**flow/run.sh**
```bash
#!/bin/bash
# the make line also repeats each setting of config.mk as NAME=value (left out here)
make -C /OpenROAD-flow-scripts/flow DESIGN_CONFIG=/design/flow/config.mk WORK_HOME=/design/flow/orfs CLKGATE_MAP_FILE= finish
```
**flow/config.mk**
```make
export PLATFORM = sky130hd
export DESIGN_NAME = ixu_mc_pipe
export DESIGN_NICKNAME = ixu_mc_pipe
export VERILOG_FILES = /design/flow/design.v
export SDC_FILE = /design/flow/constraint.sdc
export NUM_CORES = 4
export LEC_CHECK = 0
export ABC_AREA = 1
export CAP_MARGIN = 20
export CORE_ASPECT_RATIO = 0.5
export CORE_MARGIN = 2
export CORE_UTILIZATION = 72
export CTS_CLUSTER_DIAMETER = 391
export CTS_CLUSTER_SIZE = 99
export HOLD_SLACK_MARGIN = 0.3
export PLACE_DENSITY = 0.42
export SETUP_SLACK_MARGIN = 0.4
export SLEW_MARGIN = 40
export TNS_END_PERCENT = 5
```
**flow/constraint.sdc**
```tcl
create_clock -name core_clock -period 6.03 [get_ports {core_clock_i}]
set_input_delay 1.2060 -clock core_clock [delete_from_list [all_inputs] [get_ports {core_clock_i}]]
set_output_delay 1.2060 -clock core_clock [all_outputs]
set_load 0.01 [all_outputs]
```
**flow/design.v**
```verilog
module biriq_alu #(
    parameter C_HAS_ZBA_EXTENSION   = 1,
    parameter C_HAS_ZBB_EXTENSION   = 1,
    parameter C_HAS_ZBS_EXTENSION   = 1,
    parameter C_HAS_CZERO_EXTENSION = 1
) (
    input  wire logic [31:0] a_i,
    input  wire logic [31:0] b_i,
    input  wire logic [ 6:0] op_i,
    output wire logic [31:0] result_o,
    output wire logic [31:0] adder_result_o,
    output wire logic        mts_o,
    output wire logic        mtu_o,
    output wire logic        eq_o
);
  wire [31:0] adder_result;
  wire [31:0] shifter_result;
  wire [31:0] gates_result;
  wire [31:0] branch_result;
  biriq_adder #(
      .C_HAS_ZBA_EXTENSION(C_HAS_ZBA_EXTENSION),
      .C_HAS_ZBB_EXTENSION(C_HAS_ZBB_EXTENSION)
  ) adder_inst (
      .a_i (a_i),
      .b_i (b_i),
      .op_i(op_i[3:0]),
      .c_o (adder_result)
  );
  biriq_shifter #(
      .C_HAS_ZBB_EXTENSION(C_HAS_ZBB_EXTENSION),
      .C_HAS_ZBS_EXTENSION(C_HAS_ZBS_EXTENSION)
  ) shifter_inst (
      .a_i (a_i),
      .b_i (b_i),
      .op_i(op_i[4:0]),
      .c_o (shifter_result)
  );
  biriq_branch #(
      .C_HAS_ZBB_EXTENSION  (C_HAS_ZBB_EXTENSION),
      .C_HAS_CZERO_EXTENSION(C_HAS_CZERO_EXTENSION)
  ) branch_inst (
      .a_i  (a_i),
      .b_i  (b_i),
      .op_i (op_i[2:0]),
      .mts_o(mts_o),
      .mtu_o(mtu_o),
      .eq_o (eq_o),
      .c_o  (branch_result)
  );
  biriq_gates #(
      .C_HAS_ZBB_EXTENSION(C_HAS_ZBB_EXTENSION)
  ) gates_inst (
      .a_i (a_i),
      .b_i (b_i),
      .op_i(op_i[3:0]),
      .c_o (gates_result)
  );
  assign result_o = op_i[6:5] == 2'b00 ? adder_result :
                  op_i[6:5] == 2'b01 ? shifter_result :
                  op_i[6:5] == 2'b10 ? branch_result : 
                  gates_result;
  assign adder_result_o = adder_result;
endmodule
module biriq_adder #(
    parameter C_HAS_ZBA_EXTENSION = 0,
    parameter C_HAS_ZBB_EXTENSION = 0
) (
    input  wire logic [31:0] a_i,    
    input  wire logic [31:0] b_i,    
    /*verilator lint_off UNUSED*/
    input  wire logic [ 3:0] op_i,   
    /*verilator lint_on UNUSED*/
    output wire logic [31:0] c_o     
);
  wire [31:0] add_res;   
  /*verilator lint_off UNUSED*/
  wire [31:0] ext_res;   
  /*verilator lint_on UNUSED*/
  wire [31:0] sh_res;   
  generate
    if (C_HAS_ZBB_EXTENSION) begin : g_zbb
      assign ext_res = op_i[1:0] == 2'b00 ? {{24{a_i[7]}}, a_i[7:0]} : op_i[1:0] == 2'b01 ? {{16{a_i[15]}}, a_i[15:0]} : op_i[1:0] == 2'b10 ? {16'h0000, a_i[15:0]} : 32'h00000000;
    end else begin : g_nzbb
      assign ext_res = 32'd0;
    end
  endgenerate
  generate
    if (C_HAS_ZBA_EXTENSION) begin : g_zba
      assign sh_res = a_i << op_i[1:0];
    end else begin : g_nzba
      assign sh_res = a_i;
    end
  endgenerate
  assign add_res = op_i[2] ? sh_res - b_i : sh_res + b_i;
  generate
    if (C_HAS_ZBB_EXTENSION) begin : g_zbb_res
      assign c_o = op_i[3] == 1'b0 ? add_res : ext_res;
    end else begin : g_nzbb_res
      assign c_o = add_res;
    end
  endgenerate
endmodule
module biriq_branch #(
    parameter C_HAS_ZBB_EXTENSION   = 1,
    parameter C_HAS_CZERO_EXTENSION = 1
) (
    input  wire [31:0] a_i,     
    input  wire [31:0] b_i,     
    input  wire [ 2:0] op_i,    
    output wire        mts_o,
    output wire        mtu_o,
    output wire        eq_o,
    output wire [31:0] c_o      
);
  wire [31:0] operand_2;
  wire eq;
  wire gt_30;
  logic mts;
  logic mtu;
  wire mt;
  wire slt;
  generate
    if (C_HAS_CZERO_EXTENSION) begin : g_czero
      assign operand_2 = &op_i[2:1] ? 32'd0 : b_i;
    end else begin : g_nczero
      assign operand_2 = b_i;
    end
  endgenerate
  always_comb begin
    case ({
      a_i[31], b_i[31], gt_30
    })
      3'b000: begin
        mts = 0;
        mtu = 0;
      end
      3'b001: begin
        mts = 1;
        mtu = 1;
      end
      3'b010: begin
        mts = 1;
        mtu = 0;
      end
      3'b011: begin
        mts = 1;
        mtu = 0;
      end
      3'b100: begin
        mts = 0;
        mtu = 1;
      end
      3'b101: begin
        mts = 0;
        mtu = 1;
      end
      3'b110: begin
        mts = 0;
        mtu = 0;
      end
      3'b111: begin
        mts = 1;
        mtu = 1;
      end
    endcase
  end
  assign mt = op_i[2] ? mts : mtu;
  assign eq = a_i == operand_2;
  assign gt_30 = a_i[30:0] > b_i[30:0];
  assign slt = {op_i[1:0]} == 2'b10 ? {!(mts | eq)} : {!(mtu | eq)};
  generate
    if (C_HAS_ZBB_EXTENSION && C_HAS_CZERO_EXTENSION) begin : g_zbb_and_czero
      assign c_o = {op_i[2:1]}==2'b11 ? op_i[0]^eq ? a_i : 0 : {op_i[1:0]} == 2'b00 ? mt ? a_i : operand_2 : {op_i[1:0]} == 2'b01 ? !mt ? a_i : operand_2 : {31'd0, slt};
    end else if (C_HAS_ZBB_EXTENSION && !C_HAS_CZERO_EXTENSION) begin : g_zbb_and_nczero
      assign c_o = {op_i[1:0]} == 2'b00 ? mt ? a_i : operand_2 : {op_i[1:0]} == 2'b01 ? !mt ? a_i : operand_2 : {31'd0, slt};
    end else if (!C_HAS_ZBB_EXTENSION && C_HAS_CZERO_EXTENSION) begin : g_nzbb_and_czero
      assign c_o = {op_i[2:1]} == 2'b11 ? op_i[0] ^ eq ? a_i : 0 : {31'd0, slt};
    end else begin : g_nzbb_and_nczero
      assign c_o = {31'd0, slt};
    end
  endgenerate
  assign mts_o = mts;
  assign mtu_o = mtu;
  assign eq_o  = eq;
endmodule
module biriq_gates #(
    parameter C_HAS_ZBB_EXTENSION = 0
) (
    input  wire logic [31:0] a_i,    
    /*verilator lint_off UNUSEDSIGNAL*/
    input  wire logic [31:0] b_i,    
    input  wire logic [ 3:0] op_i,   
    output wire logic [31:0] c_o     
);
  logic [31:0] logic_gate_res;   
  wire  [31:0] operand_2;   
  wire  [31:0] ct_operand;   
  logic [ 5:0] res;   
  wire  [31:0] byte_rev_res;   
  logic [31:0] bitmanip_res;   
  wire [3:0] res_0, res_1, res_2, res_3;
  wire [4:0] res_0_1, res_1_1;
  logic [5:0] cpop_result;
  /*verilator lint_on UNUSEDSIGNAL*/
  assign operand_2 = op_i[2] ? ~b_i : b_i;
  generate
    if (C_HAS_ZBB_EXTENSION) begin : g_zbb
      always_comb begin
        case (op_i[1:0])
          2'b00: logic_gate_res = a_i & operand_2;
          2'b01: logic_gate_res = a_i | operand_2;
          2'b10: logic_gate_res = a_i ^ operand_2;
          2'b11:
          logic_gate_res = {
            {8{|a_i[31:24]}}, {8{|a_i[23:16]}}, {8{|a_i[15:8]}}, {8{|a_i[7:0]}}
          };   
        endcase
      end
    end else begin : g_nzbb
      always_comb begin
        case (op_i[1:0])
          2'b00: logic_gate_res = a_i & operand_2;
          2'b01: logic_gate_res = a_i | operand_2;
          2'b10: logic_gate_res = a_i ^ operand_2;
          2'b11: logic_gate_res = 'x;
        endcase
      end
    end
  endgenerate
  generate
    if (C_HAS_ZBB_EXTENSION) begin : g_zbb_logic
      for (genvar i = 0; i < 32; i++) begin : _clz
        assign ct_operand[i] = !op_i[2] ? a_i[i] : a_i[31-i];
      end
      always_comb begin
        casez (ct_operand)
          32'bzzzzzzzzzzzzzzzzzzzzzzzzzzzzzzz1: res = 0;
          32'bzzzzzzzzzzzzzzzzzzzzzzzzzzzzzz10: res = 1;
          32'bzzzzzzzzzzzzzzzzzzzzzzzzzzzzz100: res = 2;
          32'bzzzzzzzzzzzzzzzzzzzzzzzzzzzz1000: res = 3;
          32'bzzzzzzzzzzzzzzzzzzzzzzzzzzz10000: res = 4;
          32'bzzzzzzzzzzzzzzzzzzzzzzzzzz100000: res = 5;
          32'bzzzzzzzzzzzzzzzzzzzzzzzzz1000000: res = 6;
          32'bzzzzzzzzzzzzzzzzzzzzzzzz10000000: res = 7;
          32'bzzzzzzzzzzzzzzzzzzzzzzz100000000: res = 8;
          32'bzzzzzzzzzzzzzzzzzzzzzz1000000000: res = 9;
          32'bzzzzzzzzzzzzzzzzzzzzz10000000000: res = 10;
          32'bzzzzzzzzzzzzzzzzzzzz100000000000: res = 11;
          32'bzzzzzzzzzzzzzzzzzzz1000000000000: res = 12;
          32'bzzzzzzzzzzzzzzzzzz10000000000000: res = 13;
          32'bzzzzzzzzzzzzzzzzz100000000000000: res = 14;
          32'bzzzzzzzzzzzzzzzz1000000000000000: res = 15;
          32'bzzzzzzzzzzzzzzz10000000000000000: res = 16;
          32'bzzzzzzzzzzzzzz100000000000000000: res = 17;
          32'bzzzzzzzzzzzzz1000000000000000000: res = 18;
          32'bzzzzzzzzzzzz10000000000000000000: res = 19;
          32'bzzzzzzzzzzz100000000000000000000: res = 20;
          32'bzzzzzzzzzz1000000000000000000000: res = 21;
          32'bzzzzzzzzz10000000000000000000000: res = 22;
          32'bzzzzzzzz100000000000000000000000: res = 23;
          32'bzzzzzzz1000000000000000000000000: res = 24;
          32'bzzzzzz10000000000000000000000000: res = 25;
          32'bzzzzz100000000000000000000000000: res = 26;
          32'bzzzz1000000000000000000000000000: res = 27;
          32'bzzz10000000000000000000000000000: res = 28;
          32'bzz100000000000000000000000000000: res = 29;
          32'bz1000000000000000000000000000000: res = 30;
          32'b10000000000000000000000000000000: res = 31;
          default: res = 32;
        endcase
      end
      assign byte_rev_res = {a_i[7:0], a_i[15:8], a_i[23:16], a_i[31:24]};
      always_comb begin
        cpop_result = 0;
        for (integer i = 0; i < 32; i++) begin
          /*verilator lint_off WIDTHEXPAND*/
          cpop_result += a_i[i];
          /*verilator lint_on WIDTHEXPAND*/
        end
      end
      always_comb begin
        case (op_i[1:0])
          2'b00: bitmanip_res = {26'h0, res};
          2'b01: bitmanip_res = {26'h0, res};
          2'b10: bitmanip_res = byte_rev_res;
          2'b11: bitmanip_res = {26'h0, cpop_result};
        endcase
      end
      assign c_o = op_i[3] ? bitmanip_res : logic_gate_res;
    end else begin : g_nzbb_res
      assign c_o = logic_gate_res;
    end
  endgenerate
endmodule
/*verilator lint_on SELRANGE*/
module biriq_shifter #(
    parameter C_HAS_ZBB_EXTENSION = 0,
    parameter C_HAS_ZBS_EXTENSION = 0
) (
    input  wire [31:0] a_i,    
    /*verilator lint_off UNUSED*/
    input  wire [31:0] b_i,    
    input  wire [ 4:0] op_i,   
    /*verilator lint_on UNUSED*/
    output wire [31:0] c_o     
);
  wire [31:0] shift_res;
  wire [31:0] operand_1;
  wire [ 4:0] shamt;
  wire [31:0] shift_operand1, shift_stage1, shift_res_stage1, shift_stage2, shift_res_stage2, shift_stage3, shift_res_stage3, shift_stage4, shift_res_stage4, shift_stage5, shift_res_stage5;
  generate
    if (C_HAS_ZBS_EXTENSION) begin : g_one
      assign operand_1 = op_i[3] & !op_i[0] ? 32'b1 : a_i;
    end else begin : g_none
      assign operand_1 = a_i;
    end
  endgenerate
  assign shamt = b_i[4:0];
  for (genvar i = 0; i < 32; i++) begin : g_rev
    assign shift_operand1[i] = !op_i[0] ? operand_1[31-i] : operand_1[i];
  end
  generate
    if (C_HAS_ZBB_EXTENSION) begin : g_gen_shift_w_zbb
      assign shift_stage1[31] = op_i[1] & !op_i[3] ? shift_operand1[0] : (!op_i[3] & op_i[2]) ? a_i[31] : 1'b0;
      assign shift_stage1[30:0] = shift_operand1[31:1];
      assign shift_res_stage1 = shamt[0] ? shift_stage1 : shift_operand1;
      assign shift_stage2[31:30] = op_i[1] & !op_i[3] ? shift_res_stage1[1:0] :  (!op_i[3] & op_i[2]) ? {{2{a_i[31]}}} : 2'b00;
      assign shift_stage2[29:0] = shift_res_stage1[31:2];
      assign shift_res_stage2 = shamt[1] ? shift_stage2 : shift_res_stage1;
      assign shift_stage3[31:28] = op_i[1] & !op_i[3] ? shift_res_stage2[3:0] : (!op_i[3] & op_i[2]) ? {{4{a_i[31]}}} : 4'b00;
      assign shift_stage3[27:0] = shift_res_stage2[31:4];
      assign shift_res_stage3 = shamt[2] ? shift_stage3 : shift_res_stage2;
      assign shift_stage4[31:24] = op_i[1] & !op_i[3] ? shift_res_stage3[7:0] : (!op_i[3] & op_i[2]) ? {{8{a_i[31]}}} : 8'b00;
      assign shift_stage4[23:0] = shift_res_stage3[31:8];
      assign shift_res_stage4 = shamt[3] ? shift_stage4 : shift_res_stage3;
      assign shift_stage5[31:16] = op_i[1] & !op_i[3] ? shift_res_stage4[15:0] : (!op_i[3] & op_i[2]) ? {{16{a_i[31]}}} : 16'b00;
      assign shift_stage5[15:0] = shift_res_stage4[31:16];
      assign shift_res_stage5 = shamt[4] ? shift_stage5 : shift_res_stage4;
    end else begin : g_gen_shift_wo_zbb
      assign shift_stage1[31] = (!op_i[3] & op_i[2]) ? a_i[31] : 1'b0;
      assign shift_stage1[30:0] = shift_operand1[31:1];
      assign shift_res_stage1 = shamt[0] ? shift_stage1 : shift_operand1;
      assign shift_stage2[31:30] = (!op_i[3] & op_i[2]) ? {{2{a_i[31]}}} : 2'b00;
      assign shift_stage2[29:0] = shift_res_stage1[31:2];
      assign shift_res_stage2 = shamt[1] ? shift_stage2 : shift_res_stage1;
      assign shift_stage3[31:28] = (!op_i[3] & op_i[2]) ? {{4{a_i[31]}}} : 4'b00;
      assign shift_stage3[27:0] = shift_res_stage2[31:4];
      assign shift_res_stage3 = shamt[2] ? shift_stage3 : shift_res_stage2;
      assign shift_stage4[31:24] = (!op_i[3] & op_i[2]) ? {{8{a_i[31]}}} : 8'b00;
      assign shift_stage4[23:0] = shift_res_stage3[31:8];
      assign shift_res_stage4 = shamt[3] ? shift_stage4 : shift_res_stage3;
      assign shift_stage5[31:16] = (!op_i[3] & op_i[2]) ? {{16{a_i[31]}}} : 16'b00;
      assign shift_stage5[15:0] = shift_res_stage4[31:16];
      assign shift_res_stage5 = shamt[4] ? shift_stage5 : shift_res_stage4;
    end
  endgenerate
  for (genvar i = 0; i < 32; i++) begin : g_rev_b
    assign shift_res[i] = !op_i[0] ? shift_res_stage5[31-i] : shift_res_stage5[i];
  end
  generate
    if (C_HAS_ZBS_EXTENSION) begin : g_pg
      logic [31:0] postgate_res;
      always_comb begin
        case ({
          op_i[4], op_i[1]
        })
          2'b00: postgate_res = a_i & ~shift_res;
          2'b01: postgate_res = shift_res & 1;
          2'b10: postgate_res = a_i ^ shift_res;
          2'b11: postgate_res = a_i | shift_res;
        endcase
      end
      assign c_o = op_i[3] ? postgate_res : shift_res;
    end else begin : g_npg
      assign c_o = shift_res;
    end
  endgenerate
endmodule
module ixu_mul (
    input  wire [31:0] a,
    input  wire [31:0] b,
    input  wire [ 1:0] op,
    output wire [31:0] res
);
  wire [32:0] a1, b1;
  assign a1 = {op == 2'b11 ? 1'b0 : a[31], a[31:0]};
  assign b1 = {op[1] ? 1'b0 : b[31], b[31:0]};
  wire [65:0] result;
  assign result = $signed(a1) * $signed(b1);
  assign res = op == 2'b00 ? result[31:0] : result[63:32];
  /*verilator lint_off UNUSED*/
  wire unused;
  assign unused = |result[65:64];
  /*verilator lint_on UNUSED*/
endmodule
module ixu_div (
    input  wire         core_clock_i,   
    input  wire         core_flush_i,   
    input  wire         start,          
    input  wire         unsigned_i,
    input  wire         opcode_i,
    output logic        busy,           
    output logic        done,           
    output logic        valid,          
    output logic        dbz,            
    output logic        overflow,
    input  wire  [31:0] a_i,            
    input  wire  [31:0] b_i,            
    output logic [31:0] res
);
  logic [31:0] b1;   
  logic [31:0] quo, quo_next;   
  logic [32:0] acc, acc_next;   
  logic [$clog2(32)-1:0] i;   
  logic                  unsigned_r;
  logic                  sign;
  logic                  opcode;
  wire  [          31:0] a;
  wire  [          31:0] b;
  assign a = unsigned_i | ~a_i[31] ? a_i : ~a_i + 1'b1;
  assign b = unsigned_i | ~b_i[31] ? b_i : ~b_i + 1'b1;
  always_comb begin
    if (acc >= {1'b0, b1}) begin
      acc_next = acc - b1;
      {acc_next, quo_next} = {acc_next[31:0], quo, 1'b1};
    end else begin
      {acc_next, quo_next} = {acc, quo} << 1;
    end
  end
  wire [31:0] remainder = unsigned_r | ~sign ? acc_next[32:1] : ~acc_next[32:1] + 1'b1;
  wire [31:0] quotient = unsigned_r | ~sign ? quo_next : ~quo_next + 1'b1;
  always_ff @(posedge core_clock_i) begin
    if (core_flush_i) begin
      busy  <= 0;
      done  <= 0;
      valid <= 0;
      dbz   <= 0;
    end else if (start) begin
      valid  <= 0;
      i      <= 0;
      opcode <= opcode_i;
      if (b == 0) begin   
        busy     <= 0;
        done     <= 1;
        dbz      <= 1;
        overflow <= 0;
        res      <= opcode_i ? a_i : 32'hFFFFFFFF;
      end
      else if (a_i==32'h80000000 && b_i==32'hFFFFFFFF && !unsigned_i) begin  
        busy     <= 0;
        done     <= 1;
        dbz      <= 0;
        overflow <= 1;
        res      <= opcode_i ? 32'h00000000 : 32'h80000000;
      end else begin
        busy       <= 1;
        dbz        <= 0;
        overflow   <= 0;
        b1         <= b;
        unsigned_r <= unsigned_i;
        sign       <= opcode_i ? a_i[31] : a_i[31] ^ b_i[31];
        {acc, quo} <= {{32{1'b0}}, a, 1'b0};   
      end
    end else if (busy) begin
      if (i == 5'b11111) begin   
        busy  <= 0;
        done  <= 1;
        valid <= 1;
        res   <= opcode ? remainder : quotient;
      end else begin   
        i   <= i + 1;
        acc <= acc_next;
        quo <= quo_next;
      end
    end else begin
      done <= 1'b0;
    end
  end
endmodule
module ixu_mc_pipe (
    input  wire         core_clock_i,
    input  wire         core_flush_i,
    input  wire  [17:0] data_i,
    input  wire         valid_i,
    output logic        busy_o,
    output wire  [ 5:0] rs1_o,
    output wire  [ 5:0] rs2_o,
    input  wire  [31:0] rs1_data_i,
    input  wire  [31:0] rs2_data_i,
    output wire  [ 4:0] rob_o,
    input  wire  [ 6:0] opcode_i,
    input  wire  [ 6:0] ins_type,
    input  wire         imm_i,
    input  wire  [31:0] immediate_i,
    input  wire  [ 5:0] dest_i,
    output logic [ 5:0] wakeup_dest,
    output logic        wakeup_valid,
    output logic [ 5:0] l_wakeup_dest,
    output logic        l_wakeup_valid,
    output logic [ 5:0] ixu_mc_ex_dest,
    output logic [31:0] ixu_mc_ex_data,
    output logic        ixu_mc_ex_valid,
    output logic [ 5:0] ixu_mc_wb_dest,
    output logic [31:0] ixu_mc_wb_data,
    output logic        ixu_mc_wb_valid,
    output wire  [ 4:0] pmu_ins_id_o,
    output wire         pmu_ins_valid_o
);
  assign rob_o = data_i[4:0];
  assign rs1_o = data_i[11:6];
  assign rs2_o = data_i[17:12];
  typedef enum {
    IDLE,
    DIVISION
  } mc_pipe_state_t;
  mc_pipe_state_t        mc_pipe_state;
  reg             [31:0] a;
  reg             [31:0] b;
  reg             [ 6:0] opc;
  reg             [ 5:0] ex_dest;
  reg             [ 5:0] ex_rob;
  reg                    ex_valid;
  reg             [ 1:0] ex_type;
  reg                    ex_fwd;
  reg                    div_ex;
  wire            [31:0] ex_alu_result;
  wire            [31:0] ex_mul_result;
  wire            [31:0] ex_div_result;
  wire            [31:0] ex_adder_result;
  wire                   mts;
  wire                   mtu;
  wire                   eq;
  wire                   div_busy;
  wire                   div_done;
  wire                   div_dbz;
  wire                   div_overflow;
  wire                   div_valid;
  reg             [31:0] wb_data;
  reg             [ 5:0] wb_dest;
  reg             [ 5:0] wb_rob;
  reg                    wb_mul;
  reg             [31:0] wb_mul_data;
  reg                    wb_fwd;
  reg                    wb_valid;
  always_ff @(posedge core_clock_i) begin
    a   <= ins_type[3] ? 32'd0 : rs1_data_i;
    b   <= imm_i | ins_type[3] ? immediate_i : rs2_data_i;
    opc <= ins_type[3] ? 7'd0 : opcode_i;
  end
  always_ff @(posedge core_clock_i) {wb_dest, ex_dest} <= {ex_dest, dest_i};
  always_ff @(posedge core_clock_i) {wb_rob, ex_rob} <= {ex_rob, data_i[5:0]};
  always_ff @(posedge core_clock_i) wb_mul <= ex_type == 2'b01;
  always_ff @(posedge core_clock_i) wb_mul_data <= ex_mul_result;
  always_ff @(posedge core_clock_i)
    if (core_flush_i) {wb_valid, ex_valid} <= '0;
    else if (div_done) {wb_valid, ex_valid} <= {1'b0, 1'b1};
    else if (div_ex) {wb_valid, ex_valid} <= {1'b0, 1'b1};
    else if (!div_busy) {wb_valid, ex_valid} <= {ex_valid, valid_i};
  always_ff @(posedge core_clock_i) {ex_type} <= ins_type[6] ? 2'b10 : ins_type[5] ? 2'b01 : 2'b00;
  always_ff @(posedge core_clock_i)
    if (core_flush_i) {wb_fwd, ex_fwd} <= '0;
    else if (div_done) {wb_fwd, ex_fwd} <= {1'b0, 1'b1};
    else if (div_ex) {wb_fwd, ex_fwd} <= '0;
    else if (!div_busy) {wb_fwd, ex_fwd} <= {ex_fwd, (|ins_type[5:0]) & valid_i & (dest_i != '0)};
  always_ff @(posedge core_clock_i) wb_data <= ixu_mc_ex_data;
  always_comb begin
    case (mc_pipe_state)
      IDLE: busy_o = valid_i & ins_type[6];
      DIVISION: busy_o = !(div_done);
      default: busy_o = 0;
    endcase
  end
  always_ff @(posedge core_clock_i)
    if (core_flush_i) mc_pipe_state <= IDLE;
    else
      case (mc_pipe_state)
        IDLE: if (valid_i & ins_type[6]) mc_pipe_state <= DIVISION;
        DIVISION: if (div_done) mc_pipe_state <= IDLE;
      endcase
  always_ff @(posedge core_clock_i)
    if (core_flush_i) div_ex <= 1'b0;
    else
      case (mc_pipe_state)
        IDLE: if (valid_i & ins_type[6]) div_ex <= 1'b1;
        DIVISION: div_ex <= 1'b0;
      endcase
  assign ixu_mc_ex_dest = ex_dest;
  assign ixu_mc_ex_data = ex_type == 2'b00 ? ex_alu_result : ex_div_result;
  assign ixu_mc_ex_valid = ex_fwd;
  assign ixu_mc_wb_dest = wb_dest;
  assign ixu_mc_wb_data = wb_mul ? wb_mul_data : wb_data;
  assign ixu_mc_wb_valid = wb_fwd;
  assign wakeup_dest = dest_i;
  assign wakeup_valid = (valid_i & !busy_o & (|ins_type[4:0])) | div_done;
  assign l_wakeup_dest = ex_dest;
  assign l_wakeup_valid = ex_valid & (ex_type == 2'b01);
  assign pmu_ins_id_o = wb_rob[4:0];
  assign pmu_ins_valid_o = wb_valid;
  biriq_alu #(
      .C_HAS_ZBA_EXTENSION  (1'b0),
      .C_HAS_ZBB_EXTENSION  (1'b0),
      .C_HAS_ZBS_EXTENSION  (1'b0),
      .C_HAS_CZERO_EXTENSION(1'b0)
  ) biriq_alu_inst (
      .a_i(a),
      .b_i(b),
      .op_i(opc),
      .result_o(ex_alu_result),
      .adder_result_o(ex_adder_result),
      .mts_o(mts),
      .mtu_o(mtu),
      .eq_o(eq)
  );
  ixu_mul mul_inst (
      .a  (a),
      .b  (b),
      .op (opc[1:0]),
      .res(ex_mul_result)
  );
  ixu_div division_inst (
      .core_clock_i(core_clock_i),
      .core_flush_i(core_flush_i),
      .start(div_ex),
      .unsigned_i(opc[0]),
      .opcode_i(opc[1]),
      .busy(div_busy),
      .done(div_done),
      .valid(div_valid),
      .dbz(div_dbz),
      .overflow(div_overflow),
      .a_i(a),
      .b_i(b),
      .res(ex_div_result)
  );
  /*verilator lint_off UNUSED*/
  wire unused;
  assign unused = |ex_adder_result | mts | mtu | eq | div_dbz | div_overflow | div_valid | div_busy | wb_rob[5];
  /*verilator lint_on UNUSED*/
endmodule
```
==> results of run 1 <==
layer usage:
| layer | GRT overflow | global-route usage [%] |
|---|---|---|
| met1 | 4 | 75.7 |
| met2 | 79 | 89.5 |
| met3 | 6 | 59.7 |
| met4 | 70 | 65.2 |
| met5 | 0 | 41.6 |
timing repair:
action,CTS
pin swaps,77
resized,223
setup buffers,29
setup endpoints to repair,64
stage by stage:
stage	setup WS (ns)	hold WS [ns]	utilization, %
floorplan	-1.30	0.310	-
global placement	-1.50	0.310	82.3
detailed placement	-1.80	0.312	82.3
CTS	-1.37	0.349	83.7
==> run notes, run 1 <==
yosys + openroad results -> TritonCTS Buffers=7, die footprint=between 90000 and 100000 um2, Port Buf Inserts=roughly 230, syn nets=10300, total track usage=between 70% and 80%, syn_area_per_cell=around 7.5 um2, Dominant combinational family=adder cells, GRT overflow=about 160, post-synthesis async set-or-reset flop share=0%, area fraction in mux cells=under 10%, Synth Instances=just under 9000, Seq share, synth=between 10% and 20%, XOR Share, Synth=between 2 and 2.5%, Routability Congestion=1.15, Site Rows=~77, Post-DP Area=about 73000 um2, starting density of the core=between 70 and 80%, CTS HTree Levels=1, synthesized cell area=64500 um2, Sinks on Clock Net=between 300 and 400, CTS hold repair buffers=0, ys cells=8659, status=aborted with a tool error, error msg=[ERROR GRT-0116] Global routing finished with congestion. Check the congestion regions in the DRC Viewer., Basic Gates by Area=19.6%, clock root buffer=clkbuf_16, most instantiated cells after synthesis=nand2_1, inv_1, fa_1, nor2_1, o21ai_0, Chip Area, Yosys=64500 um2, Adder Share, Synth=a little over two fifths, yosys warns=4, Compound Share, Synth=between 8 and 9%, count leader, synth=nand2_1, number of synthesized flops with an enable pin=~140, I/O pin cnt=around 250, die outline height=between 200 and 250 um, area leader, netlist=fa_1, Last stage=global routing (5_1_grt), HPWL after DPL=between 200000 and 250000 um, top cells by area=fa_1, nand2_1, inv_1, Netlist cell types=between 60 and 70, DIE WIDTH=between 400 and 500 um, Area leader share=a little over a third, Seq cells post-synth=between 300 and 400, dpl cells=roughly 10000, Clock Path Buffers=3, Core Region=a little under 90000 um2, Top FF cell, synth=dfxtp_1
==> run 2, diff against run 1 <==
ABC_AREA = 0   (was 1)
CAP_MARGIN = 5   (was 20)
CELL_PAD_IN_SITES_DETAIL_PLACEMENT = 0   (was not set)
CORE_ASPECT_RATIO = 0.83   (was 0.5)
CTS_CLUSTER_DIAMETER = 189   (was 391)
CTS_CLUSTER_SIZE = 14   (was 99)
HOLD_SLACK_MARGIN = not set   (was 0.3)
PLACE_DENSITY = not set   (was 0.42)
SETUP_SLACK_MARGIN = 1.29   (was 0.4)
SLEW_MARGIN = 20   (was 40)
TNS_END_PERCENT = not set   (was 5)
clock period = 3.74 ns   (was 6.03 ns; I/O delays follow)
==> run 2 against run 1 <==
The run again fails in global routing (5_1_grt). Synthesized cell count decreased by 17%. Synthesized area decreased by 4.8%. Die size decreased by 4.9%.
==> run notes, run 2 <==
yosys + openroad results -> status=aborted with a tool error, number of synthesized flops with an enable pin=137 (unchanged), GRT overflow=2657, DIE WIDTH=325 um (-24%), Clock Path Buffers=3 (unchanged), Dominant combinational family=adder cells, die footprint=87700 um2 (-4.9%), TritonCTS Buffers=25 (+18), syn_area_per_cell=8.59 um2 (+15%), Seq share, synth=12.2% (+0.58 points), Area leader share=36.8% (+1.8 points), Netlist cell types=85 (+35%), post-synthesis async set-or-reset flop share=0% (unchanged), count leader, synth=inv_1, Core Region=84500 um2 (-4.6%), I/O pin cnt=254 (unchanged), top cells by area=fa_1, inv_1, ha_1, ys cells=7149 (-17%), Sinks on Clock Net=305 (unchanged), yosys warns=4 (unchanged), most instantiated cells after synthesis=inv_1, fa_1, nand2_1, nor2_1, ha_1, Port Buf Inserts=227 (unchanged), Adder Share, Synth=44.5% (+2.1 points), XOR Share, Synth=3.95% (+1.8 points), synthesized cell area=61400 um2 (-4.8%), area fraction in mux cells=3.56% (+2.3 points), Basic Gates by Area=14.9% (-4.7 points), CTS HTree Levels=1 (unchanged), Site Rows=97 (+26%), clock root buffer=clkbuf_16, die outline height=270 um (+25%), Chip Area, Yosys=61400 um2 (-4.8%), syn nets=8797 (-15%), Top FF cell, synth=dfxtp_1, CTS hold repair buffers=0 (unchanged), Compound Share, Synth=9.91% (+1.8 points), error msg=[ERROR GRT-0116] Global routing finished with congestion. Check the congestion regions in the DRC Viewer., HPWL after DPL=235000 um (+9.6%), starting density of the core=72.7% (-0.14 points), Routability Congestion=1.19 (+3.3%), area leader, netlist=fa_1, Last stage=global routing (5_1_grt), Synth Instances=7149 (-17%), Seq cells post-synth=305 (unchanged), total track usage=a little over nine tenths
==> run 2: metal layers <==
layer  GRT overflow  global-route usage, %
met1            143                   90.8
met2           1632                    107
met3            135                   86.6
met4            728                   98.9
met5             19                   70.4
==> run 2: what timing repair did <==
item                       4_1_cts
setup buffers                   90
gates cloned                     2
pin swaps                      192
setup endpoints to repair      390
gates resized                  426
==> run 2: stage by stage <==
stage | instances | area (um2) | worst slack (ns)
2_1_floorplan | 7149 | 63300 | -4.13
3_3_place_gp | 9414 | 76200 | -4.59
3_5_place_dp | 9414 | 76200 | -4.84
4_1_cts | 9551 | 79200 | -4.46
==> run 3, diff against run 2 <==
CAP_MARGIN = 20   (was 5)
CORE_ASPECT_RATIO = not set   (was 0.83)
CORE_UTILIZATION = 70   (was 72)
CTS_CLUSTER_DIAMETER = not set   (was 189)
PLACE_DENSITY_LB_ADDON = 0.24   (was not set)
SETUP_SLACK_MARGIN = -0.26   (was 1.29)
clock period = 2.57 ns   (was 3.74 ns; I/O delays follow)
==> run 3 against run 2 <==
The flow again stops in global routing (5_1_grt). Synthesized cell count unchanged. Die size increased by 2.8%. Synthesized area stayed put.
==> run notes, run 3 <==
yosys + openroad results -> Seq share, synth=12.2% (unchanged), Port Buf Inserts=227 (unchanged), ys cells=7149 (unchanged), error msg=[ERROR GRT-0116] Global routing finished with congestion. Check the congestion regions in the DRC Viewer., Adder Share, Synth=44.5% (unchanged), clock root buffer=clkbuf_16, area fraction in mux cells=3.56% (unchanged), TritonCTS Buffers=40 (+60%), syn nets=8797 (unchanged), Core Region=86900 um2 (+2.9%), count leader, synth=inv_1, HPWL after DPL=228000 um (-3.1%), dpl cells=9506 (+0.98%), Chip Area, Yosys=61400 um2 (unchanged), Seq cells post-synth=305 (unchanged), die footprint=90200 um2 (+2.8%), area leader, netlist=fa_1, top cells by area=fa_1, inv_1, ha_1, Compound Share, Synth=9.91% (unchanged), I/O pin cnt=254 (unchanged), CTS HTree Levels=2 (+1), total track usage=approximately 95%, die outline height=300 um (+11%), Dominant combinational family=adder cells, number of synthesized flops with an enable pin=137 (unchanged), status=aborted with a tool error, Synth Instances=7149 (unchanged), synthesized cell area=61400 um2 (unchanged), DIE WIDTH=300 um (-7.5%), Netlist cell types=85 (unchanged), yosys warns=4 (unchanged), GRT overflow=~4200, pre-CTS setup slack=-5.75 ns (-0.907 ns), XOR Share, Synth=3.95% (unchanged), Routability Congestion=1.13 (-5.2%), Last stage=global routing (5_1_grt), Area leader share=36.8% (unchanged), Sinks on Clock Net=305 (unchanged), most instantiated cells after synthesis=inv_1, fa_1, nand2_1, nor2_1, ha_1, Site Rows=108 (+11%), post-synthesis async set-or-reset flop share=0% (unchanged), Top FF cell, synth=dfxtp_1, Basic Gates by Area=14.9% (unchanged), syn_area_per_cell=8.59 um2 (unchanged), Clock Path Buffers=3 (unchanged), starting density of the core=70.7% (-2.0 points)
[run 3: routing by layer]
metal  overflow  track usage [%]
met2       2809              112
met4       1055              101
met3        186             81.1
met1        134             88.6
met5         20             62.9
[run 3: per-stage QoR]
step / setup TNS [ns] / hold WS, ns / area [um2]
after floorplan: -474.63 / 0.310 / 63400
after global placement: -664.54 / 0.310 / 76500
after detailed placement: -693.60 / 0.312 / 76500
after CTS: -680.07 / 0.293 / 80500
[run 3: what timing repair did]
| item | 4_1_cts |
|---|---|
| resized | 545 |
| endpoints found under the setup margin | 316 |
| pin swaps | 223 |
| buffers inserted | 97 |
| gates cloned | 3 |
| hold buffers | 0 |
==> run 4, diff against run 3 <==
ABC_AREA = not set   (was 0)
CAP_MARGIN = 10   (was 20)
CELL_PAD_IN_SITES_DETAIL_PLACEMENT = not set   (was 0)
CORE_MARGIN = 10   (was 2)
CORE_UTILIZATION = 21   (was 70)
CTS_CLUSTER_DIAMETER = 54   (was not set)
CTS_CLUSTER_SIZE = not set   (was 14)
GPL_TIMING_DRIVEN = 0   (was not set)
PLACE_DENSITY_LB_ADDON = 0.2   (was 0.24)
SETUP_SLACK_MARGIN = not set   (was -0.26)
clock period = 6.08 ns   (was 2.57 ns; I/O delays follow)
==> run 4 against run 3 <==
The layout now fails its checks (setup timing). Synthesized area unchanged. Die size rose to 3.5 times the previous value. Synthesized cell count unchanged.
==> run notes, run 4 <==
flow finished, numbers: status=failed layout checks, Fail Reasons=setup timing, Final Hold Viols=0, type of origin of the critical path=flop, initial antenna violation count=30, fill count=31300, most instantiated cells after synthesis=inv_1, fa_1, nand2_1, nor2_1, ha_1, drc violations=0, maxcap violations=0, largest net degree at the start of global routing=25, Sinks on Clock Net=305 (unchanged), yosys warns=4 (unchanged), Routability Congestion=0.992 (-12%), CP required=around 6.6 ns, CP most frequent cell=fa_1, worst path arrival time=a little over 9 ns, vias in the first global route=57900, worst-path fanout max=10, die footprint=315000 um2 (+250%), Finish-stage setup viols=39, Max Fclk=about 120 MHz, DR iter-0 viols=5421, worst setup path end=wb_mul_data[28], Top FF cell, synth=dfxtp_1, synthesized cell area=61400 um2 (unchanged), Basic Gates by Area=14.9% (unchanged), CTS hold repair buffers=0 (unchanged), Adder Share, Synth=44.5% (unchanged), syn_area_per_cell=8.59 um2 (unchanged), Crit path depth=30, Chip Area, Yosys=61400 um2 (unchanged), Crit. End Element=flop, Worst Clk Skew=0.0513 ns, first-pass GRT wire length=~470000 um, R2R setup slack=-2.55 ns, starting density of the core=21.1% (-50 points), CP top delay family=adder cells, Latency at later pin=about 0.66 ns, post-route cell area=around 80000 um2, TritonCTS Buffers=44 (+10%), tool warnings=approximately 98, Worst slew margin=12.7%, number of synthesized flops with an enable pin=137 (unchanged), Post-DP Area=69800 um2 (-8.8%), Pre-antenna DRT Iters=6, reg-to-reg startpoint=opc[1], Dominant combinational family=adder cells, worst hold path type=reg2reg, area fraction in mux cells=3.56% (unchanged), Tmin final=approximately 8.6 ns, die outline height=561 um (+87%), Hold Path Cell Cnt=0, Syn-to-layout area delta=30.6%, I/O pin cnt=254 (unchanged), clock root buffer=clkbuf_16, Seq cells post-synth=305 (unchanged), Slowest cell on crit path=fa_1, Fin Setup TNS=-69.59 ns, syn nets=8797 (unchanged), Worst-path clk slew=approximately 0.07 ns, DIE WIDTH=561 um (+87%), Crit Reg-Reg Endpoint=wb_mul_data[28], DR WL/cell=~29 um, CTS tree=yes, count leader, synth=inv_1, RSZ-0062 raised after global routing=true, DR vias=around 56000, post-synthesis async set-or-reset flop share=0% (unchanged), dpl cells=11300 (+19%), top cells by area=fa_1, inv_1, ha_1, CTS HTree Levels=2 (unchanged), Area leader share=36.8% (unchanged), Least-Margin Pin Slew=roughly 1.3 ns, Port Buf Inserts=239 (+5.3%), WL final=approximately 340000 um, Crit Path Category=reg2reg, Core Region=291000 um2 (+240%), Worst R2R Path Depth=30, GRT overflow=0, Finished Layout Cells=between 10000 and 15000, Fin Hold WS=about 0.32 ns, Compound Share, Synth=9.91% (unchanged), fin worst setup slack=-2.55 ns, NumNets Final=~9400, Seq share, synth=12.2% (unchanged), Critical Path Source=opc[1], slowest stage delay, CP=between 0.6 and 0.7 ns, XOR Share, Synth=3.95% (unchanged), HP Start=ex_rob[3], Avg Vias per Cell=between 4 and 5, HPWL after DPL=281000 um (+23%), area leader, netlist=fa_1, fin crit share=142%, Buffers & Inverters on Critical Path=8, Clock Path Buffers=3 (unchanged), Final Max Slew Viols=0, total track usage=a little over a fifth, hold endpoint=wb_rob[3], ys cells=7149 (unchanged), Netlist cell types=85 (unchanged), Site Rows=198 (+83%), Synth Instances=7149 (unchanged), Routed Antenna Nets=0
==> run 4: final cells by class <==
| class | instances | area [um2] | area share (%) |
|---|---|---|---|
| multi-input cells | 5080 | 50500 | 63.0 |
| flip-flops and latches | 305 | 7690 | 9.59 |
| repair buffers | 611 | 5880 | 7.33 |
| inverters | 1300 | 5140 | 6.41 |
| well taps | 3900 | 4880 | 6.08 |
| plain buffers | 431 | 4460 | 5.57 |
| clock buffers | 54 | 1190 | 1.49 |
| clock inverters | 27 | 378 | 0.471 |
| diodes | 17 | 42.5 | 0.0530 |
==> run 4: routing by layer <==
| layer | part of all wire (%) | wire (um) | track usage (%) | vias to the layer above |
|---|---|---|---|---|
| li1 | - | - | - | 23700 |
| met1 | 41 | 141000 | 27.4 | 29200 |
| met2 | 44 | 149000 | 32.1 | 2494 |
| met3 | 7.7 | 26300 | 4.06 | 640 |
| met4 | 7.2 | 24400 | 11.9 | 14 |
| met5 | 0.030 | 101 | 0 | - |
==> run 4: repair_timing <==
item                       in CTS  in global routing
setup endpoints to repair     132                110
setup buffers                 240                126
pin swaps                     192                205
resized                      1409                290
==> run 4: per-stage QoR <==
stage	worst slack [ns]	utilization (%)
after global routing	-2.67	27.5
after floorplan	-1.79	-
after CTS	-2.73	27.0
after detailed placement	-5.56	24.0
after global placement	-5.69	23.8
final	-2.55	27.6
==> run 5, diff against run 4 <==
CAP_MARGIN = 20   (was 10)
CORE_MARGIN = 2   (was 10)
CORE_UTILIZATION = 72   (was 21)
CTS_CLUSTER_DIAMETER = not set   (was 54)
CTS_CLUSTER_SIZE = 96   (was not set)
GPL_TIMING_DRIVEN = not set   (was 0)
PLACE_DENSITY_LB_ADDON = not set   (was 0.2)
SETUP_SLACK_MARGIN = -0.65   (was not set)
clock period = 7.59 ns   (was 6.08 ns; I/O delays follow)
==> run 5 against run 4 <==
Die size fell by 72%. Synthesized cell count unchanged. The flow now stops in global routing (5_1_grt). Synthesized area did not move.
==> run notes, run 5 <==
yosys + openroad results -> status=aborted with a tool error, Last stage=global routing (5_1_grt), error msg=[ERROR GRT-0232] Routing congestion too high. Check the congestion heatmap in the GUI., Site Rows=107 (-46%), syn_area_per_cell=8.59 um2 (unchanged), top cells by area=fa_1, inv_1, ha_1, starting density of the core=72.4% (+51 points), ys cells=7149 (unchanged), TritonCTS Buffers=39 (-11%), Clock Path Buffers=3 (unchanged), count leader, synth=inv_1, Top FF cell, synth=dfxtp_1, most instantiated cells after synthesis=inv_1, fa_1, nand2_1, nor2_1, ha_1, number of synthesized flops with an enable pin=137 (unchanged), GRT overflow=slightly below 100, HPWL after DPL=199000 um (-29%), post-synthesis async set-or-reset flop share=0% (unchanged), Port Buf Inserts=227 (-5.0%), area fraction in mux cells=3.56% (unchanged), pre-CTS setup slack=-1.24 ns (+4.32 ns), Dominant combinational family=adder cells, I/O pin cnt=254 (unchanged), Seq cells post-synth=305 (unchanged), syn nets=8797 (unchanged), yosys warns=4 (unchanged), Routability Congestion=1.07 (+7.9%), CTS hold repair buffers=0 (unchanged), Core Region=84900 um2 (-71%), Basic Gates by Area=14.9% (unchanged), area leader, netlist=fa_1, total track usage=around three quarters, DIE WIDTH=296 um (-47%), Chip Area, Yosys=61400 um2 (unchanged), CTS HTree Levels=2 (unchanged), die footprint=87700 um2 (-72%), Sinks on Clock Net=305 (unchanged), Synth Instances=7149 (unchanged), Compound Share, Synth=9.91% (unchanged), Adder Share, Synth=44.5% (unchanged), Seq share, synth=12.2% (unchanged), Area leader share=36.8% (unchanged), XOR Share, Synth=3.95% (unchanged), Netlist cell types=85 (unchanged), synthesized cell area=61400 um2 (unchanged), dpl cells=8826 (-22%), die outline height=296 um (-47%), clock root buffer=clkbuf_16
-- run 5: timing repair --
item	CTS
pin swaps	54
endpoints found under the setup margin	21
resized	82
setup buffers	15
-- run 5: stage by stage --
| step | utilization, % | setup TNS (ns) | cell area (um2) |
|---|---|---|---|
| CTS | 84.5 | -17.31 | 71700 |
| detailed placement | 82.6 | -20.69 | 70100 |
| global placement | 82.6 | -14.46 | 70100 |
| floorplan | - | -8.42 | 61500 |
-- run 5: per-layer routing --
layer	overflow	GRT usage (%)
met5	0	37.3
met4	41	70.1
met3	6	63.5
met2	48	90.2
met1	4	77.6
==> run 6, diff against run 5 <==
CORE_ASPECT_RATIO = 0.71   (was not set)
CORE_UTILIZATION = 70   (was 72)
CTS_CLUSTER_SIZE = 35   (was 96)
MAX_ROUTING_LAYER = met4   (was not set)
SETUP_SLACK_MARGIN = 1.1   (was -0.65)
clock period = 9.0 ns   (was 7.59 ns; I/O delays follow)
==> run 6 against run 5 <==
Now clean on timing, DRC and antenna. Synthesized cell count unchanged. Synthesized area unchanged. Die size increased by 2.9%.
==> run notes, run 6 <==
flow finished, numbers: Slowest cell on crit path=fa_2, most instantiated cells after synthesis=inv_1, fa_1, nand2_1, nor2_1, ha_1, Basic Gates by Area=14.9% (unchanged), initial antenna violation count=21, Worst-path clk slew=approximately 0.070 ns, Netlist cell types=85 (unchanged), worst-path fanout max=6, I/O pin cnt=254 (unchanged), NumNets Final=approximately 9000, number of synthesized flops with an enable pin=137 (unchanged), CP top delay family=adder cells, GRT overflow=0, worst setup path end=wb_mul_data[27], Worst Clk Skew=~0.039 ns, Tmin final=a little under 9 ns, syn nets=8797 (unchanged), DR vias=between 50000 and 60000, starting density of the core=70.7% (-1.7 points), Final Max Slew Viols=0, HPWL after DPL=191000 um (-3.9%), CTS HTree Levels=2 (unchanged), Final Hold Viols=0, Finish-stage setup viols=0, WL final=between 200000 and 300000 um, DR WL/cell=about 30 um, area fraction in mux cells=3.56% (unchanged), Seq share, synth=12.2% (unchanged), RSZ-0062 raised after global routing=true, Final Util=between 80% and 90%, Clock Path Buffers=3 (unchanged), reg-to-reg startpoint=opc[0], status=no timing/DRC/antenna violations, Seq cells post-synth=305 (unchanged), Hold Path Cell Cnt=0, type of origin of the critical path=flop, Pre-antenna DRT Iters=11, fin crit share=96.6%, Synth Instances=7149 (unchanged), Syn-to-layout area delta=13.5%, TritonCTS Buffers=35 (-10%), Least-Margin Pin Slew=1.36 ns, area leader, netlist=fa_1, Crit Reg-Reg Endpoint=wb_mul_data[27], Critical Path Source=opc[0], yosys warns=4 (unchanged), Top FF cell, synth=dfxtp_1, Latency at later pin=between 0.6 and 0.7 ns, Dominant combinational family=adder cells, Site Rows=91 (-15%), Port Buf Inserts=227 (unchanged), Compound Share, Synth=9.91% (unchanged), Crit Path Category=reg2reg, HP Start=ex_rob[0], worst hold path type=reg2reg, largest net degree at the start of global routing=roughly 82, synthesized cell area=61400 um2 (unchanged), Chip Area, Yosys=61400 um2 (unchanged), R2R setup slack=slightly above 0.3 ns, Sinks on Clock Net=305 (unchanged), slowest stage delay, CP=between 0.7 and 0.8 ns, Max Fclk=115 MHz, maxcap violations=0, Crit path depth=33, clock root buffer=clkbuf_16, Crit. End Element=flop, DIE WIDTH=356 um (+20%), count leader, synth=inv_1, post-synthesis async set-or-reset flop share=0% (unchanged), ys cells=7149 (unchanged), drc violations=0, tool warnings=101, Fin Setup TNS=0 ns, Worst slew margin=8.71%, die outline height=254 um (-14%), Routability Congestion=1.12 (+4.3%), DR iter-0 viols=around 10000, total track usage=between 50% and 60%, syn_area_per_cell=8.59 um2 (unchanged), Area leader share=36.8% (unchanged), Core Region=86900 um2 (+2.4%), vias in the first global route=57300, CP most frequent cell=fa_1, Worst R2R Path Depth=33, first-pass GRT wire length=about 370000 um, die footprint=90200 um2 (+2.9%), XOR Share, Synth=3.95% (unchanged), hold endpoint=wb_rob[0], Buffers & Inverters on Critical Path=11, CP required=9.44 ns, Adder Share, Synth=44.5% (unchanged), Routed Antenna Nets=0, worst path arrival time=between 9 and 10 ns, top cells by area=fa_1, inv_1, ha_1, Avg Vias per Cell=6.81, CTS tree=yes
[run 6: per-layer routing]
layer | routed length [um] | track usage (%)
met4 | 22400 | 33.9
met2 | 97900 | 73.3
met3 | 55100 | 35.8
met1 | 85700 | 70.2
met5 | 0 | -
[run 6: metrics by stage]
stage	hold WS, ns	std cells	cell area [um2]	worst slack (ns)
3_3_place_gp	0.311	8353	65900	0.144
5_1_grt	0.337	8553	69700	0.279
4_1_cts	0.330	8480	68500	0.787
3_5_place_dp	0.313	8354	65900	0.00483
6_report	0.328	8567	69800	0.305
2_1_floorplan	0.310	7149	61600	0.974
[run 6: layout make-up]
class	instances	area, um2
Inverter	1300	5010
Clock inverter	20	273
Sequential cell	305	7570
Fill cell	5395	17100
Timing Repair Buffer	622	6150
Clock buffer	43	967
Tap cell	1162	1450
Antenna cell	35	87.6
Multi-Input combinational cell	5080	48300
[run 6: what timing repair did]
| action | in CTS | in global routing |
|---|---|---|
| setup endpoints to repair | 45 | 46 |
| hold buffers | 0 | 0 |
| setup buffers | 60 | 47 |
| gates resized | 188 | 171 |
| cloned | 3 | 5 |
| pin swaps | 74 | 60 |
==> run 7, diff against run 6 <==
ABC_AREA = 1   (was not set)
CAP_MARGIN = 30   (was 20)
CELL_PAD_IN_SITES_DETAIL_PLACEMENT = 2   (was not set)
CELL_PAD_IN_SITES_GLOBAL_PLACEMENT = 2   (was not set)
CORE_ASPECT_RATIO = 0.96   (was 0.71)
CORE_MARGIN = 7   (was 2)
CORE_UTILIZATION = 56   (was 70)
CTS_CLUSTER_DIAMETER = 322   (was not set)
CTS_CLUSTER_SIZE = 98   (was 35)
GPL_ROUTABILITY_DRIVEN = 0   (was not set)
GPL_TIMING_DRIVEN = 0   (was not set)
HOLD_SLACK_MARGIN = 0.29   (was not set)
MAX_ROUTING_LAYER = not set   (was met4)
MIN_ROUTING_LAYER = met2   (was not set)
PLACE_DENSITY_LB_ADDON = 0.24   (was not set)
SETUP_SLACK_MARGIN = 1.29   (was 1.1)
SLEW_MARGIN = 30   (was 20)
TNS_END_PERCENT = 90   (was not set)
clock period = 9.35 ns   (was 9.0 ns; I/O delays follow)
==> run 7 against run 6 <==
Die size rose by 39%. Synthesized cell count is 21% higher. The flow now stops in global placement without I/O (3_1_place_gp_skip_io). Synthesized area up 5.0%.
==> run notes, run 7 <==
yosys + openroad results -> synthesized cell area=64500 um2 (+5.0%), ys cells=8659 (+21%), starting density of the core=56.7% (-14 points), number of synthesized flops with an enable pin=137 (unchanged), count leader, synth=nand2_1, Core Region=114000 um2 (+31%), yosys warns=4 (unchanged), area leader, netlist=fa_1, syn nets=10300 (+17%), Last stage=global placement without I/O (3_1_place_gp_skip_io), Compound Share, Synth=8.14% (-1.8 points), DIE WIDTH=360 um (+1.4%), Seq cells post-synth=305 (unchanged), error msg=[ERROR FLW-0024] Place density exceeds 1.0 (current PLACE_DENSITY_LB_ADDON =  0.24). Please check if the value of  PLACE_DENSITY_LB_ADDON is between 0 and 0.99., status=aborted with a tool error, die footprint=125000 um2 (+39%), Chip Area, Yosys=64500 um2 (+5.0%), Dominant combinational family=adder cells, area fraction in mux cells=1.31% (-2.3 points), XOR Share, Synth=2.12% (-1.8 points), syn_area_per_cell=7.45 um2 (-13%), Synth Instances=8659 (+21%), Basic Gates by Area=19.6% (+4.7 points), Adder Share, Synth=42.4% (-2.1 points), Seq share, synth=11.6% (-0.58 points), Netlist cell types=63 (-26%), Area leader share=35.0% (-1.8 points), Site Rows=121 (+33%), Top FF cell, synth=dfxtp_1, top cells by area=fa_1, nand2_1, inv_1, most instantiated cells after synthesis=nand2_1, inv_1, fa_1, nor2_1, o21ai_0, post-synthesis async set-or-reset flop share=0% (unchanged), die outline height=347 um (+37%)
==> run 8, diff against run 7 <==
ABC_AREA = not set   (was 1)
CAP_MARGIN = 20   (was 30)
CELL_PAD_IN_SITES_DETAIL_PLACEMENT = not set   (was 2)
CELL_PAD_IN_SITES_GLOBAL_PLACEMENT = not set   (was 2)
CORE_ASPECT_RATIO = not set   (was 0.96)
CORE_MARGIN = 2   (was 7)
CORE_UTILIZATION = 72   (was 56)
CTS_CLUSTER_DIAMETER = 350   (was 322)
CTS_CLUSTER_SIZE = 97   (was 98)
GPL_ROUTABILITY_DRIVEN = not set   (was 0)
GPL_TIMING_DRIVEN = not set   (was 0)
HOLD_SLACK_MARGIN = not set   (was 0.29)
MIN_ROUTING_LAYER = not set   (was met2)
PLACE_DENSITY = 0.4   (was not set)
PLACE_DENSITY_LB_ADDON = not set   (was 0.24)
SETUP_SLACK_MARGIN = 0.4   (was 1.29)
SLEW_MARGIN = 20   (was 30)
TNS_END_PERCENT = not set   (was 90)
clock period = 6.88 ns   (was 9.35 ns; I/O delays follow)
==> run 8 against run 7 <==
The flow stops in global routing (5_1_grt). Die size down 30%. Synthesized cell count down 17%. Synthesized area down 4.8%.
==> run notes, run 8 <==
yosys + openroad results -> status=aborted with a tool error, Last stage=global routing (5_1_grt), error msg=[ERROR GRT-0116] Global routing finished with congestion. Check the congestion regions in the DRC Viewer., Adder Share, Synth=44.5% (+2.1 points), DIE WIDTH=296 um (-18%), Dominant combinational family=adder cells, pre-CTS setup slack=-1.78 ns, I/O pin cnt=between 200 and 300, most instantiated cells after synthesis=inv_1, fa_1, nand2_1, nor2_1, ha_1, area fraction in mux cells=3.56% (+2.3 points), ys cells=7149 (-17%), starting density of the core=72.4% (+16 points), syn_area_per_cell=8.59 um2 (+15%), HPWL after DPL=204000 um, Clock Path Buffers=3, Routability Congestion=about 1.1, die footprint=87700 um2 (-30%), TritonCTS Buffers=7, clock root buffer=clkbuf_16, Area leader share=36.8% (+1.8 points), Port Buf Inserts=between 200 and 250, Seq share, synth=12.2% (+0.58 points), total track usage=approximately 77%, synthesized cell area=61400 um2 (-4.8%), Basic Gates by Area=14.9% (-4.7 points), CTS hold repair buffers=0, Seq cells post-synth=305 (unchanged), Netlist cell types=85 (+35%), yosys warns=4 (unchanged), XOR Share, Synth=3.95% (+1.8 points), post-synthesis async set-or-reset flop share=0% (unchanged), Core Region=84900 um2 (-25%), Synth Instances=7149 (-17%), die outline height=296 um (-15%), Compound Share, Synth=9.91% (+1.8 points), Site Rows=107 (-12%), count leader, synth=inv_1, syn nets=8797 (-15%), Chip Area, Yosys=61400 um2 (-4.8%), Sinks on Clock Net=305, GRT overflow=around 310, area leader, netlist=fa_1, top cells by area=fa_1, inv_1, ha_1, number of synthesized flops with an enable pin=137 (unchanged), CTS HTree Levels=1, Top FF cell, synth=dfxtp_1
[run 8: repair_timing]
action,in CTS
pin swaps,142
buffers inserted,79
endpoints found under the setup margin,58
gates cloned,4
resized,361
[run 8: layer usage]
metal	track usage, %	overflow
met4	71.4	126
met1	79.4	5
met2	91.5	154
met5	37.7	4
met3	64.4	19
[run 8: per-stage QoR]
stage / std cells / setup TNS [ns] / instance area (um2) / utilization, %
after floorplan: 7149 / -12.31 / 62100 / -
after detailed placement: 8888 / -41.37 / 70800 / 83.4
after global placement: 8888 / -32.92 / 70800 / 83.4
after CTS: 8980 / -28.90 / 73100 / 86.1
==> run 9, diff against run 8 <==
ABC_AREA = 0   (was not set)
CELL_PAD_IN_SITES_DETAIL_PLACEMENT = 2   (was not set)
CELL_PAD_IN_SITES_GLOBAL_PLACEMENT = 2   (was not set)
CORE_ASPECT_RATIO = 0.96   (was not set)
CORE_MARGIN = 10   (was 2)
CORE_UTILIZATION = 39   (was 72)
CTS_CLUSTER_DIAMETER = not set   (was 350)
CTS_CLUSTER_SIZE = 98   (was 97)
GPL_TIMING_DRIVEN = 0   (was not set)
HOLD_SLACK_MARGIN = 0.29   (was not set)
MIN_ROUTING_LAYER = met2   (was not set)
PLACE_DENSITY = not set   (was 0.4)
PLACE_DENSITY_LB_ADDON = 0.24   (was not set)
SETUP_SLACK_MARGIN = 1.29   (was 0.4)
SLEW_MARGIN = 25   (was 20)
TNS_END_PERCENT = 90   (was not set)
clock period = 4.94 ns   (was 6.88 ns; I/O delays follow)
==> run 9 against run 8 <==
Die size is 98% higher. Synthesized cell count stayed put. The run again fails in global routing (5_1_grt). Synthesized area is the same.
==> run notes, run 9 <==
yosys + openroad results -> Last stage=global routing (5_1_grt), number of synthesized flops with an enable pin=137 (unchanged), Netlist cell types=85 (unchanged), die outline height=409 um (+38%), clock root buffer=clkbuf_16, Seq share, synth=12.2% (unchanged), Synth Instances=7149 (unchanged), Basic Gates by Area=14.9% (unchanged), pre-CTS setup slack=-6.86 ns (-5.08 ns), die footprint=174000 um2 (+98%), Compound Share, Synth=9.91% (unchanged), syn nets=8797 (unchanged), GRT overflow=560, Seq cells post-synth=305 (unchanged), Top FF cell, synth=dfxtp_1, top cells by area=fa_1, inv_1, ha_1, error msg=[ERROR GRT-0116] Global routing finished with congestion. Check the congestion regions in the DRC Viewer., DIE WIDTH=425 um (+44%), Dominant combinational family=adder cells, most instantiated cells after synthesis=inv_1, fa_1, nand2_1, nor2_1, ha_1, yosys warns=4 (unchanged), post-synthesis async set-or-reset flop share=0% (unchanged), HPWL after DPL=327000 um (+61%), area fraction in mux cells=3.56% (unchanged), Chip Area, Yosys=61400 um2 (unchanged), CTS HTree Levels=2 (+1), status=aborted with a tool error, syn_area_per_cell=8.59 um2 (unchanged), total track usage=84.5%, Area leader share=36.8% (unchanged), Core Region=156000 um2 (+84%), I/O pin cnt=254 (unchanged), Sinks on Clock Net=305 (unchanged), CTS hold repair buffers=0 (unchanged), Clock Path Buffers=3 (unchanged), ys cells=7149 (unchanged), synthesized cell area=61400 um2 (unchanged), Site Rows=142 (+33%), dpl cells=9491 (+6.8%), Routability Congestion=1.16 (+6.5%), starting density of the core=39.3% (-33 points), Port Buf Inserts=239 (+5.3%), area leader, netlist=fa_1, XOR Share, Synth=3.95% (unchanged), Adder Share, Synth=44.5% (unchanged), TritonCTS Buffers=41 (+34), count leader, synth=inv_1
[run 9: through the flow]
stage / hold WS, ns / cell area, um2 / util [%] / TNS, ns
after CTS: 0.340 / 76800 / 49.1 / -186.06
after detailed placement: 0.325 / 68200 / 43.6 / -459.11
after global placement: 0.310 / 67700 / 43.3 / -682.17
after floorplan: 0.310 / 62700 / - / -75.49
[run 9: routing by layer]
| metal | GRT overflow | GRT usage [%] |
|---|---|---|
| met2 | 69 | 86.9 |
| met3 | 335 | 92.2 |
| met1 | - | - |
| met5 | 70 | 74.7 |
| met4 | 86 | 68.9 |
[run 9: repair_timing]
action	4_1_cts
gates cloned	1
gates resized	1422
buffers inserted	246
endpoints found under the setup margin	342
pin swaps	257
==> run 10, diff against run 9 <==
ABC_AREA = not set   (was 0)
CELL_PAD_IN_SITES_DETAIL_PLACEMENT = not set   (was 2)
CELL_PAD_IN_SITES_GLOBAL_PLACEMENT = not set   (was 2)
CORE_ASPECT_RATIO = not set   (was 0.96)
CORE_MARGIN = 6   (was 10)
CORE_UTILIZATION = 40   (was 39)
CTS_CLUSTER_SIZE = 60   (was 98)
GPL_TIMING_DRIVEN = not set   (was 0)
HOLD_SLACK_MARGIN = 0.19   (was 0.29)
MIN_ROUTING_LAYER = not set   (was met2)
PLACE_DENSITY_LB_ADDON = not set   (was 0.24)
SETUP_SLACK_MARGIN = not set   (was 1.29)
SLEW_MARGIN = 20   (was 25)
TNS_END_PERCENT = not set   (was 90)
clock period = 9.0 ns   (was 4.94 ns; I/O delays follow)
==> run 10 against run 9 <==
The run now finishes clean. Synthesized area unchanged. Die size decreased by 6.1%. Synthesized cell count unchanged.
==> run notes, run 10 <==
flow finished, numbers: status=no timing/DRC/antenna violations, XOR Share, Synth=3.95% (unchanged), Crit. End Element=flop, Netlist cell types=85 (unchanged), top metal layer carrying routed signals=met5, NumNets Final=8986, Hold Path Cell Cnt=0, worst setup path end=wb_mul_data[21], Site Rows=143 (+0.70%), Avg Vias per Cell=roughly 5.5, Compound Share, Synth=9.91% (unchanged), yosys warns=4 (unchanged), Final Hold Viols=0, Basic Gates by Area=14.9% (unchanged), Chip Area, Yosys=61400 um2 (unchanged), Pre-antenna DRT Iters=6, Dominant combinational family=adder cells, starting density of the core=40.4% (+1.1 points), Fin Setup TNS=0 ns, fill count=about 15000, Worst R2R Path Depth=29, Adder Share, Synth=44.5% (unchanged), clock root buffer=clkbuf_16, syn nets=8797 (unchanged), most instantiated cells after synthesis=inv_1, fa_1, nand2_1, nor2_1, ha_1, Max Fclk=roughly 110 MHz, Worst-path clk slew=~0.070 ns, CP top delay family=adder cells, Syn-to-layout area delta=12.5%, ys cells=7149 (unchanged), vias in the first global route=53300, CTS HTree Levels=2 (unchanged), Tmin final=slightly below 9 ns, HPWL after DPL=195000 um (-40%), synthesized cell area=61400 um2 (unchanged), TritonCTS Buffers=39 (-4.9%), count leader, synth=inv_1, die footprint=163000 um2 (-6.1%), Final Util=45.4%, total track usage=28.7%, DIE WIDTH=404 um (-5.0%), CTS hold repair buffers=0 (unchanged), Finish-stage setup viols=0, Area leader share=36.8% (unchanged), I/O pin cnt=254 (unchanged), tool warnings=approximately 95, drc violations=0, Clock Path Buffers=3 (unchanged), top cells by area=fa_1, inv_1, ha_1, area fraction in mux cells=3.56% (unchanged), Top FF cell, synth=dfxtp_1, fin worst setup slack=roughly 0.22 ns, largest net degree at the start of global routing=93, first-pass GRT wire length=about 350000 um, initial antenna violation count=13, DR WL/cell=roughly 25 um, fin crit share=between 90% and 100%, worst hold path type=reg2reg, Seq share, synth=12.2% (unchanged), HP Start=ex_rob[3], Worst slew margin=roughly a quarter, Crit path depth=29, Slowest cell on crit path=fa_1, Synth Instances=7149 (unchanged), reg-to-reg startpoint=a[11], DR iter-0 viols=about 4300, pre-CTS setup slack=-0.288 ns (+6.58 ns), Core Region=152000 um2 (-2.6%), post-synthesis async set-or-reset flop share=0% (unchanged), Sinks on Clock Net=305 (unchanged), WL met1=93700 um, Routability Congestion=0.984 (-15%), Worst Clk Skew=0.0716 ns, maxcap violations=0, slowest stage delay, CP=between 0.5 and 0.6 ns, Crit Path Category=reg2reg, type of origin of the critical path=flop, Latency at later pin=0.67 ns, Met3 Wirelength=roughly 22000 um, Final Max Slew Viols=0, number of synthesized flops with an enable pin=137 (unchanged), worst-path fanout max=8, Routed Antenna Nets=0, GRT overflow=0, wire length on met2=around 110000 um, Crit Reg-Reg Endpoint=wb_mul_data[21], Critical Path Source=a[11], CTS tree=yes, die outline height=404 um (-1.2%), worst path arrival time=just over 9 ns, CP required=approximately 9.6 ns, hold endpoint=wb_rob[3], Buffers & Inverters on Critical Path=10, Seq cells post-synth=305 (unchanged), area leader, netlist=fa_1, Least-Margin Pin Slew=between 1 and 1.5 ns, CP most frequent cell=fa_1, WL final=between 200000 and 250000 um, DR vias=52100, Port Buf Inserts=227 (-5.0%), R2R setup slack=roughly 0.22 ns, syn_area_per_cell=8.59 um2 (unchanged)
-- run 10: final cells by class --
type,instances,area [um2],share of cell area [%]
well taps,2030,2540,3.67
clock buffers,48,1060,1.54
inverters,1300,4900,7.09
flip-flops and latches,305,7520,10.9
diodes,5,12.5,0.0181
multi-input cells,5080,47300,68.5
repair buffers,612,5460,7.89
clock inverters,24,310,0.449
-- run 10: routing by layer --
| metal | up-vias | GRT usage (%) |
|---|---|---|
| li1 | 22700 | - |
| met1 | 26400 | 37.7 |
| met2 | 2452 | 44.9 |
| met3 | 570 | 5.92 |
| met4 | 4 | 15.1 |
| met5 | - | 0 |
-- run 10: what timing repair did --
| item | CTS | global route |
|---|---|---|
| setup buffers | 0 | 5 |
| endpoints found under the setup margin | 4 | 13 |
| resized | 3 | 25 |
| pin swaps | 0 | 5 |
-- run 10: metrics by stage --
step           hold WS, ns  area, um2  std cells
2_1_floorplan        0.310      61400       7149
3_3_place_gp         0.310      67600       9321
3_5_place_dp         0.312      67600       9321
4_1_cts              0.325      69000       9393
5_1_grt              0.335      69100       9399
6_report             0.324      69100       9404
